Setup of build 87:
## ALU_TOP
module ALU_TOP 
  #(parameter INDATA_WIDTH=16,
              Arithmatic_width=INDATA_WIDTH+INDATA_WIDTH,
              Logic_Width= INDATA_WIDTH,
              Shift_Width=INDATA_WIDTH,
              CMP_Width=3
  )
(
input wire [INDATA_WIDTH-1:0]           A,
input wire [INDATA_WIDTH-1:0]           B,
input wire [3:0]                        ALU_FUN,
input wire                              CLK,
input wire                              RST,
output wire [Arithmatic_width-1:0]      Arith_OUT,
output wire [Logic_Width-1:0]           Logic_OUT,
output wire [Shift_Width-1:0]           Shift_OUT,
output wire [CMP_Width-1:0]             CMP_OUT,
output wire                             Arith_FLAG,
output wire                             Carry_OUT,
output wire                             Logic_FLAG,
output wire                             Shift_FLAG,
output wire                             CMP_FLAG
);
Size in the first run: ~4600 cells after synthesis, about 70 flip-flops, about 110 I/O pins, about 35000 sq um of cells after synthesis.
Settings: LEC_CHECK=0, CAP_MARGIN=20, CORE_ASPECT_RATIO=0.91, CORE_MARGIN=2, CORE_UTILIZATION=72, CTS_CLUSTER_SIZE=100, PLACE_DENSITY=0.8, SLEW_MARGIN=20, TNS_END_PERCENT=40; clock period 102.0 ns.
run.sh (not shown) runs the stock make flow with config.mk's settings and CLKGATE_MAP_FILE=.
Complete run, failing final checks: build 87, reason setup timing.
Changes in build 43 relative to build 87:
- PLACE_DENSITY: 0.8 -> unset
- CORE_UTILIZATION: 72 -> 24
- CORE_ASPECT_RATIO: 0.91 -> unset
- CTS_CLUSTER_SIZE: 100 -> unset
- the clock period (ns, I/O delays scaled along): 102.0 -> 110.0
Findings:
- First-pass GRT wire length (build 43 over build 87): increase, about 3.5%
- Diff build 87 -> build 43: global-route usage has decreased, hold slack has increased, wire length reported by the detailed router has decreased, per-cell via count in the routed design has decreased, setup slack has increased.
- Looking at layout overhead on the synthesized area across build 87 and build 43, the one that comes out higher is build 43.
- For clock-pin slew on the worst setup and hold paths, build 43 and build 87 come out practically identical.
- Of build 87 and build 43, only build 87 fails to finish with a clean layout.
- Build 87: flow complete, layout not clean; failing: setup timing
--- input diff build 43..build 96 ---
- CORE_ASPECT_RATIO: unset -> 0.5
- CORE_UTILIZATION: 24 -> 59
- SETUP_SLACK_MARGIN: unset -> -2.0
--- outcome ---
- The required time of the critical path of build 43 and that of build 96 are within noise of each other.
- Die outline width (build 96 / build 43): 0.903
- Between build 43 and build 96, part of the cycle the worst path needs is lower for build 43, build 96 comes in above that.
- Cell area after layout, build 43 and build 96, lower one = build 96.
- Area inside the core boundary (higher): build 43
- In the metrics for build 43 and build 96, the one carrying the lower final setup slack of the worst path is build 96.
- All-layer global routing usage: build 43 and build 96 compared, lower one is build 43
Input changes introduced in build 59 (baseline for comparison: build 96):
- putting CTS_CLUSTER_SIZE at 16 where nothing was set
- clearing TNS_END_PERCENT, which used to be 40
- clearing CORE_ASPECT_RATIO, which used to be 0.5
- swapping 59 for 49 in CORE_UTILIZATION
- putting GPL_ROUTABILITY_DRIVEN at 0 where nothing was set
[summary]
- Summary of build 59 over build 96: detailed-route wire length on metal 1 up about 8%, clock period minus worst slack dropped 0.55 ns.
- Area added between synthesis and finish in build 59 vs build 96: up 1.3 points
- In the final reports, the cell area of build 59 is larger than that of build 96.
- In build 59 the wire length turned out about 2% lower than in build 96.


## v59
ALU_TOP again, from the RTL that the note above started with.
clock: 110.0 ns
lec_check: 0
cap_margin: 20
core_margin: 2
core_utilization: 69
gpl_routability_driven: 0
setup_slack_margin: -2.0
slew_margin: 20
v59: full flow OK, the timing, design-rule and antenna checks passed
Here is what was changed in the inputs of v50 compared with v59.
--- a/flow/config.mk
+++ b/flow/config.mk
@@ -9,5 +9,6 @@
 export CORE_MARGIN = 2
-export CORE_UTILIZATION = 69
-export GPL_ROUTABILITY_DRIVEN = 0
+export CORE_UTILIZATION = 58
+export CTS_CLUSTER_SIZE = 99
 export SETUP_SLACK_MARGIN = -2.0
 export SLEW_MARGIN = 20
+export TNS_END_PERCENT = 40
==> results <==
v50 has completed all stages; timing, DRC and antenna checks passed.
The slew at the pin with the worst max-slew slack in v50 sits 0.083 ns above the value recorded for v59.
Changes observed in v50 relative to v59: final worst setup slack went up 0.42 ns; number of buffers outside the clock class in the layout shows a reduction of 43; well-tap cell count has increased.
## Diff of input files: v17 against v50
--- a/flow/config.mk
+++ b/flow/config.mk
@@ -8,7 +8,6 @@
 export CAP_MARGIN = 20
-export CORE_MARGIN = 2
-export CORE_UTILIZATION = 58
-export CTS_CLUSTER_SIZE = 99
-export SETUP_SLACK_MARGIN = -2.0
+export CELL_PAD_IN_SITES_DETAIL_PLACEMENT = 1
+export CORE_ASPECT_RATIO = 1.16
+export CORE_MARGIN = 7
+export CORE_UTILIZATION = 40
 export SLEW_MARGIN = 20
-export TNS_END_PERCENT = 40
## What came out
- Going from v50 to v17, number of nets in the finished design grew by a few percent.
- Compared with v50, placement density in the core of v17 is lower.
- v17 completed every stage of the flow, and the final layout passed the timing, design-rule and antenna checks.
- Summary of v17 over v50: cell area after layout higher; wire length after detailed routing now larger.
For v40, these inputs were changed with respect to v17:
--- a/flow/config.mk
+++ b/flow/config.mk
@@ -9,5 +9,5 @@
 export CELL_PAD_IN_SITES_DETAIL_PLACEMENT = 1
-export CORE_ASPECT_RATIO = 1.16
-export CORE_MARGIN = 7
+export CORE_MARGIN = 2
 export CORE_UTILIZATION = 40
+export HOLD_SLACK_MARGIN = 0.29
 export SLEW_MARGIN = 20
--- outcome ---
Lower worst hold slack among v17 and v40: v40. Re number of tapcells: v40 is 23 up on v17. Compared with v17, v40 shows a combined global-route utilization of all metal layers that is 2.4 points higher.
#### Input delta (v39 over v40)
--- a/flow/config.mk
+++ b/flow/config.mk
@@ -8,6 +8,6 @@
 export CAP_MARGIN = 20
-export CELL_PAD_IN_SITES_DETAIL_PLACEMENT = 1
 export CORE_MARGIN = 2
-export CORE_UTILIZATION = 40
-export HOLD_SLACK_MARGIN = 0.29
+export CORE_UTILIZATION = 69
+export CTS_CLUSTER_DIAMETER = 333
 export SLEW_MARGIN = 20
+export TNS_END_PERCENT = 5
### Flow results
Cmp v39 and v40 / final clock period utilization by the worst path / higher: v40
Sequential portion of the cell area ended up 0.18 points higher on v39 than on v40.
Against v40, critical path depth in v39 fell slightly.
As of v39, final area had fallen by a few percent compared to v40.
Compared v40 against v39; highest clock rate within noise.
nor3_1 as the standard cell with the maximum stage delay on the critical path was reported by v40, and or4_4 by v39.
Going from v40 to v39, the area after detailed placement was found to have gone down by 1.7%.
Input-level comparison between v47 and v39:
--- a/flow/config.mk
+++ b/flow/config.mk
@@ -9,5 +9,5 @@
 export CORE_MARGIN = 2
-export CORE_UTILIZATION = 69
-export CTS_CLUSTER_DIAMETER = 333
+export CORE_UTILIZATION = 68
+export CTS_CLUSTER_DIAMETER = 323
 export SLEW_MARGIN = 20
-export TNS_END_PERCENT = 5
+export TNS_END_PERCENT = 40
Notes after the runs:
Routing usage on met1 is higher on v39
Comparing v47 against v39, there is no change at all in simple-gate share of the synthesized area.
Of the two candidates, v39 has the worse global-route wire length before repair and v47 the better one.


Starting RTL as in the previous note.
Settings: LEC_CHECK=0, ABC_AREA=1, CAP_MARGIN=20, CORE_MARGIN=2, CORE_UTILIZATION=72, CTS_CLUSTER_DIAMETER=208, PLACE_DENSITY_LB_ADDON=0.22, SETUP_SLACK_MARGIN=3.13, SLEW_MARGIN=5; clock period 51.6 ns.
The starting point stopped in 3_5_place_dp.
Then changed:
- ABC_AREA: 1 -> not set
- CORE_UTILIZATION: 72 -> 66
- CTS_CLUSTER_DIAMETER: 208 -> 216
- PLACE_DENSITY_LB_ADDON: 0.22 -> not set
- SETUP_SLACK_MARGIN: 3.13 -> not set
- SLEW_MARGIN: 5 -> 20
- clock period: 51.6 -> 75.2 ns (I/O delays scaled with it)
After rerunning: Now the flow never finished: it broke off in 4_1_cts on DPL-0033. Die size rose by 5.1%. Synthesized area fell by 3.5%. Synthesized cell count fell by 18%.
Then changed:
- CORE_UTILIZATION: 66 -> 69
- CTS_CLUSTER_DIAMETER: 216 -> not set
- TNS_END_PERCENT: not set -> 5
- clock period: 75.2 -> 110.0 ns (I/O delays scaled with it)
=> Now the flow completed with no timing, DRC or antenna violations; die size decreases by about 4.3%; synthesized cell count stays the same; area after synthesis does not change.
Then changed:
- CORE_ASPECT_RATIO: not set -> 0.5
- CORE_UTILIZATION: 69 -> 58
- CTS_CLUSTER_SIZE: not set -> 99
- GPL_ROUTABILITY_DRIVEN: not set -> 0
- SETUP_SLACK_MARGIN: not set -> -2.0
- TNS_END_PERCENT: 5 -> 40
Result: The new run finished clean; setup slack degrades by 790 ps; core utilization fell by 13 points; final area fell slightly; via count fell slightly.
Then changed:
- CORE_ASPECT_RATIO: 0.5 -> not set
- CORE_UTILIZATION: 58 -> 40
- CTS_CLUSTER_SIZE: 99 -> not set
- GPL_ROUTABILITY_DRIVEN: 0 -> not set
- SETUP_SLACK_MARGIN: -2.0 -> not set
- TNS_END_PERCENT: 40 -> not set
Worst hold slack degrades by 20 ps.
Worst setup slack improved by 2400 ps.
Clock-buffer cell count shrinks by 2.
Final area grows by a few percent.
Wire length barely changes.
Area after synthesis does not change.
Non-clock buffer count rises by 46.
Sequential share of layout area fell by 0.11 points.


ALU_TOP again, from the RTL that the note above started with.
Settings: LEC_CHECK=0, ABC_AREA=1, CAP_MARGIN=20, CELL_PAD_IN_SITES_GLOBAL_PLACEMENT=0, CORE_MARGIN=2, CORE_UTILIZATION=29, CTS_CLUSTER_SIZE=58, GPL_ROUTABILITY_DRIVEN=0, HOLD_SLACK_MARGIN=0.29, MIN_ROUTING_LAYER=met2, PLACE_DENSITY_LB_ADDON=0.16, SLEW_MARGIN=0, TNS_END_PERCENT=85; clock period 134.0 ns.
==> next run, changes <==
- CELL_PAD_IN_SITES_GLOBAL_PLACEMENT: 0 -> 1
- CORE_UTILIZATION: 29 -> 66
- CTS_CLUSTER_DIAMETER: default -> 278
This time the run ended with an error in 3_1_place_gp_skip_io with FLW-0024.
Die size decreases by well over a third.
Synthesized area stays the same.
Synthesized cell count is unchanged.


The RTL this note starts from:
==> flow/design.v <==
module Decoder (
input  wire [1:0] IN ,
output reg  [3:0] OUT
);
always @(*)
  begin
  OUT = 4'b0000 ;
    case (IN)
     2'b00 : OUT = 4'b0001 ;
     2'b01 : OUT = 4'b0010 ;          
     2'b10 : OUT = 4'b0100 ;     
     2'b11 : OUT = 4'b1000 ;     
   endcase
 end 
 endmodule
module ARITHMATIC_UNIT
  #(parameter IN_DATA_WIDTH= 16,
              OUT_DATA_WIDTH=16
  )
  (
  input wire      [IN_DATA_WIDTH-1:0]        A,
  input wire      [IN_DATA_WIDTH-1:0]        B,
  input wire      [1:0]                      ALU_FUN,
  input wire                                 Clk,
  input wire                                 RST,
  input wire                                 Arithmaitc_Enable,
  output reg     [OUT_DATA_WIDTH-1:0]       Arith_out,
  output reg                                Arith_Flag,
  output reg                                Carry_out
  );
   reg     [OUT_DATA_WIDTH-1:0]       Arith_out_signal;
   reg     [1:0]                      Arith_Flag_signal;
   wire                              Carry_out_signal;
always@(posedge Clk or negedge RST)
begin
  if(!RST)
    begin
      Arith_out<=0;
      Arith_Flag<=0;
      Carry_out<=0;
    end
  else 
    begin
     Arith_out<=Arith_out_signal;
     Arith_Flag<=Arith_Flag_signal;
     Carry_out<=Carry_out_signal;
    end
end
always@(*)
begin
  Arith_out_signal=16'b0;
  Arith_Flag_signal=1'b0;
  if(Arithmaitc_Enable)
    begin
      case(ALU_FUN)
        2'b00:begin
          Arith_out_signal=A+B;
            Arith_Flag_signal=1'b1;
        end
        2'b01:begin
          Arith_out_signal=A-B;
            Arith_Flag_signal=1'b1;
        end
        2'b10:begin
          Arith_out_signal=A*B;
            Arith_Flag_signal=1'b1;
        end
        2'b11:begin
          Arith_out_signal=(B==0)?32'h0000FFFF:A/B;
            Arith_Flag_signal=1'b1;
        end   
    endcase
    end
    else
      begin
        Arith_out_signal=16'b0;
        Arith_Flag_signal=1'b0;
      end
end
assign  Carry_out_signal= Arith_out_signal[IN_DATA_WIDTH];
endmodule
module LOGIC_UNIT
   #(parameter IN_DATA_WIDTH= 16,
              OUT_DATA_WIDTH=16
  )
  (
  input wire      [IN_DATA_WIDTH-1:0]        A,
  input wire      [IN_DATA_WIDTH-1:0]        B,
  input wire      [1:0]                      ALU_FUN,
  input wire                                 Clk,
  input wire                                 RST,
  input wire                                 LOGIC_Enable,
  output reg     [OUT_DATA_WIDTH-1:0]        LOGICAL_out,
  output reg                                 LOGICAL_Flag
  );
  reg [OUT_DATA_WIDTH-1:0]        LOGICAL_out_signal;
  reg                             LOGICAL_Flag_siganl;
  always@(posedge Clk or negedge RST)
  begin
    if(!RST)
      begin
      LOGICAL_out<=16'b0;
      LOGICAL_Flag<=1'b0;
      end
    else
      begin
      LOGICAL_out<=LOGICAL_out_signal;
      LOGICAL_Flag<=LOGICAL_Flag_siganl;
      end
  end
  always@(*)
  begin
    LOGICAL_Flag_siganl=1'b0;
    LOGICAL_out_signal=16'b0;
    if(LOGIC_Enable)
      begin
        case(ALU_FUN)
           2'b00 : begin
              LOGICAL_out_signal = A & B ;
              LOGICAL_Flag_siganl = 1'b1 ;              
		      end
          2'b01 : begin
              LOGICAL_out_signal = A | B ;
              LOGICAL_Flag_siganl = 1'b1 ;           
		      end
         2'b10 : begin
              LOGICAL_out_signal = ~(A & B) ;
              LOGICAL_Flag_siganl = 1'b1 ;           
		      end
         2'b11 : begin
              LOGICAL_out_signal = ~(A | B) ;
              LOGICAL_Flag_siganl = 1'b1 ;           
		      end
		    endcase
		   end
		   else
		     begin
		        LOGICAL_Flag_siganl=1'b0;
            LOGICAL_out_signal=16'b0;
		       end
		end
		endmodule
module SHIFT_UNIT  
   #(parameter IN_DATA_WIDTH= 16,
              OUT_DATA_WIDTH=16
  )
  (
  input wire      [IN_DATA_WIDTH-1:0]        A,
  input wire      [IN_DATA_WIDTH-1:0]        B,
  input wire      [1:0]                      ALU_FUN,
  input wire                                 Clk,
  input wire                                 RST,
  input wire                                 SHIFT_Enable,
  output reg     [OUT_DATA_WIDTH-1:0]        SHIFT_OUT,
  output reg                                 SHIFT_FLAG
  );
  reg [OUT_DATA_WIDTH-1:0]        SHIFT_OUT_SIGNAL;
  reg                             SHIFT_FLAG_SIGNAL;
  always@(posedge Clk or negedge RST)
  begin
    if(!RST)
      begin
        SHIFT_OUT<=16'b0;
        SHIFT_FLAG<=1'b0;
      end
    else
      begin
      SHIFT_OUT<=SHIFT_OUT_SIGNAL;
      SHIFT_FLAG<=SHIFT_FLAG_SIGNAL;
      end
  end
  always@(*)
  begin 
    SHIFT_OUT_SIGNAL = 1'b0 ;
    SHIFT_FLAG_SIGNAL = 1'b0 ;
	if(SHIFT_Enable)
      case (ALU_FUN)
      2'b00 : begin
              SHIFT_OUT_SIGNAL = A >> 1  ;
              SHIFT_FLAG_SIGNAL = 1'b1 ;              
		      end
      2'b01 : begin
              SHIFT_OUT_SIGNAL = A << 1 ;
              SHIFT_FLAG_SIGNAL = 1'b1 ;           
		      end
      2'b10 : begin
              SHIFT_OUT_SIGNAL = B >> 1 ;
              SHIFT_FLAG_SIGNAL = 1'b1 ;           
		      end
      2'b11 : begin
              SHIFT_OUT_SIGNAL = B << 1 ;
              SHIFT_FLAG_SIGNAL = 1'b1 ;           
		      end
      endcase
	else
	 begin
      SHIFT_OUT_SIGNAL = 1'b0 ;
      SHIFT_FLAG_SIGNAL = 1'b0 ;
     end
 end
 endmodule
module CMP_UNIT 
  #(parameter IN_DATA_WIDTH= 16,
              OUT_DATA_WIDTH=16
  )
    (
  input wire      [IN_DATA_WIDTH-1:0]        A,
  input wire      [IN_DATA_WIDTH-1:0]        B,
  input wire      [1:0]                      ALU_FUN,
  input wire                                 Clk,
  input wire                                 RST,
  input wire                                 CMP_Enable,
  output reg     [OUT_DATA_WIDTH-1:0]        CMP_out,
  output reg                                 CMP_Flag
  );
  reg [OUT_DATA_WIDTH-1:0]        CMP_out_signal;
  reg                             CMP_Flag_siganl;
  always@(posedge Clk or negedge RST)
  begin
    if(!RST)
      begin
        CMP_out<=16'b0;
        CMP_Flag<=1'b0; 
      end
    else
      begin
      CMP_out<=CMP_out_signal;
      CMP_Flag<=CMP_Flag_siganl;
      end
  end
  always@(*)
  begin
    CMP_Flag_siganl=1'b0;
    CMP_out_signal=16'b0;
    if(CMP_Enable)
      begin
        case(ALU_FUN)
           2'b00 : begin
              CMP_out_signal = 16'b0  ;
              CMP_Flag_siganl = 1'b1 ;              
		               end
           2'b01 : begin
              CMP_Flag_siganl = 1'b1 ;  
              if (A==B)
                CMP_out_signal = 16'b1;
              else
                CMP_out_signal = 16'b0;			  
		               end
          2'b10 : begin
              CMP_Flag_siganl = 1'b1 ;  
              if (A>B)
                CMP_out_signal = 16'b10;
              else
                CMP_out_signal = 16'b0;			  
		              end
          2'b11 : begin
              CMP_Flag_siganl = 1'b1 ; 
              if (A<B)
                CMP_out_signal = 16'b11;
              else
                CMP_out_signal = 16'b0;			  
		              end
		         endcase
		     end
		   else
		     begin
		        CMP_Flag_siganl=1'b0;
            CMP_out_signal=16'b0;
		       end
		end
		endmodule
module ALU_TOP 
  #(parameter INDATA_WIDTH=16,
              Arithmatic_width=INDATA_WIDTH+INDATA_WIDTH,
              Logic_Width= INDATA_WIDTH,
              Shift_Width=INDATA_WIDTH,
              CMP_Width=3
  )
(
input wire [INDATA_WIDTH-1:0]           A,
input wire [INDATA_WIDTH-1:0]           B,
input wire [3:0]                        ALU_FUN,
input wire                              CLK,
input wire                              RST,
output wire [Arithmatic_width-1:0]      Arith_OUT,
output wire [Logic_Width-1:0]           Logic_OUT,
output wire [Shift_Width-1:0]           Shift_OUT,
output wire [CMP_Width-1:0]             CMP_OUT,
output wire                             Arith_FLAG,
output wire                             Carry_OUT,
output wire                             Logic_FLAG,
output wire                             Shift_FLAG,
output wire                             CMP_FLAG
);
wire                  Arith_enable ;
wire                  Logic_enable ;
wire                  Shift_enable ;
wire                  CMP_enable ;
Decoder mapping_Decoder(
.IN(ALU_FUN[3:2]),
.OUT({Shift_enable,CMP_enable,Logic_enable,Arith_enable})
);
ARITHMATIC_UNIT #(.IN_DATA_WIDTH(INDATA_WIDTH),.OUT_DATA_WIDTH(Arithmatic_width))mapping_Arith
(
.A(A),
.B(B),
.ALU_FUN(ALU_FUN[1:0]),
.Clk(CLK),
.RST(RST),
.Arithmaitc_Enable(Arith_enable),
.Arith_out(Arith_OUT),
.Arith_Flag(Arith_FLAG),
.Carry_out(Carry_OUT)
);
LOGIC_UNIT #(.IN_DATA_WIDTH(INDATA_WIDTH),.OUT_DATA_WIDTH(Logic_Width))mapping_Logic
(
.A(A),
.B(B),
.ALU_FUN(ALU_FUN[1:0]),
.Clk(CLK),
.RST(RST),
.LOGIC_Enable(Logic_enable),
.LOGICAL_out(Logic_OUT),
.LOGICAL_Flag(Logic_FLAG)
);
SHIFT_UNIT  #(.IN_DATA_WIDTH(INDATA_WIDTH),.OUT_DATA_WIDTH(Shift_Width))mapping_Shift
(
.A(A),
.B(B),
.ALU_FUN(ALU_FUN[1:0]),
.Clk(CLK),
.RST(RST),
.SHIFT_Enable(Shift_enable),
.SHIFT_OUT(Shift_OUT),
.SHIFT_FLAG(Shift_FLAG)
);
CMP_UNIT #(.IN_DATA_WIDTH(INDATA_WIDTH),.OUT_DATA_WIDTH(CMP_Width))mapping_Cmp
(
.A(A),
.B(B),
.ALU_FUN(ALU_FUN[1:0]),
.Clk(CLK),
.RST(RST),
.CMP_Enable(CMP_enable),
.CMP_out(CMP_OUT),
.CMP_Flag(CMP_FLAG)
);
endmodule
Settings: LEC_CHECK=0, ABC_AREA=1, CAP_MARGIN=20, CORE_MARGIN=2, CORE_UTILIZATION=72, PLACE_DENSITY_LB_ADDON=0.22, SETUP_SLACK_MARGIN=3.13, SLEW_MARGIN=20; clock period 53.8 ns.
The starting point ended with an error in 3_5_place_dp.
Change:
- ABC_AREA: 1 -> unset
- CAP_MARGIN: 20 -> 25
- CORE_UTILIZATION: 72 -> 40
- PLACE_DENSITY_LB_ADDON: 0.22 -> unset
- SETUP_SLACK_MARGIN: 3.13 -> unset
- clock period: 53.8 -> 69.6 ns (I/O delays scaled with it)
What happened: The new run finished with negative setup slack left. Synthesized area goes down by 3.5%. Synthesized cell count goes down by 18%. Die size rose by 72%.
Change:
- CAP_MARGIN: 25 -> 0
- CORE_UTILIZATION: 40 -> 72
- MAX_ROUTING_LAYER: unset -> met4
- PLACE_DENSITY: unset -> 0.63
- clock period: 69.6 -> 101.0 ns (I/O delays scaled with it)
The changed run produced a layout that fails on negative setup slack.
Count of clock-buffer cells in the layout stays the same.
First-iteration DRC count is higher by about 140%.
Routed wire length is lower by about 0.8%.
Non-clock buffer count is lower by 1295.
Sequential share of layout area is higher by 0.85 points.
Change:
- CAP_MARGIN: 0 -> 20
- CORE_UTILIZATION: 72 -> 40
- MAX_ROUTING_LAYER: met4 -> unset
- PLACE_DENSITY: 0.63 -> unset
- clock period: 101.0 -> 107.0 ns (I/O delays scaled with it)
Now the flow went through all stages and came out clean.
Non-clock buffer count went down by 134.
Synthesized area is unchanged.
Critical path depth drops by 3.
Wire length fell by roughly a tenth.
Via count came out lower by about a fifth.
Hold slack improves by 1.2 ns.
Global-route usage went down by 22 points.
Change:
- CORE_UTILIZATION: 40 -> 58
- clock period: 107.0 -> 86.3 ns (I/O delays scaled with it)
After rerunning:
- This time the run finished but fails on max-capacitance violations, max-slew violations, negative setup slack
- synthesized cell count does not change
- routed wire length is higher by a quarter to a third
- sequential share of layout area decreases by 0.84 points
- via count went up by a quarter to a third
- final area goes up by a quarter to a third
- non-clock buffer count went up by 1321
- final cell count rises by about a fifth
- global-route usage rose by 19 points
- flip-flop count is unchanged
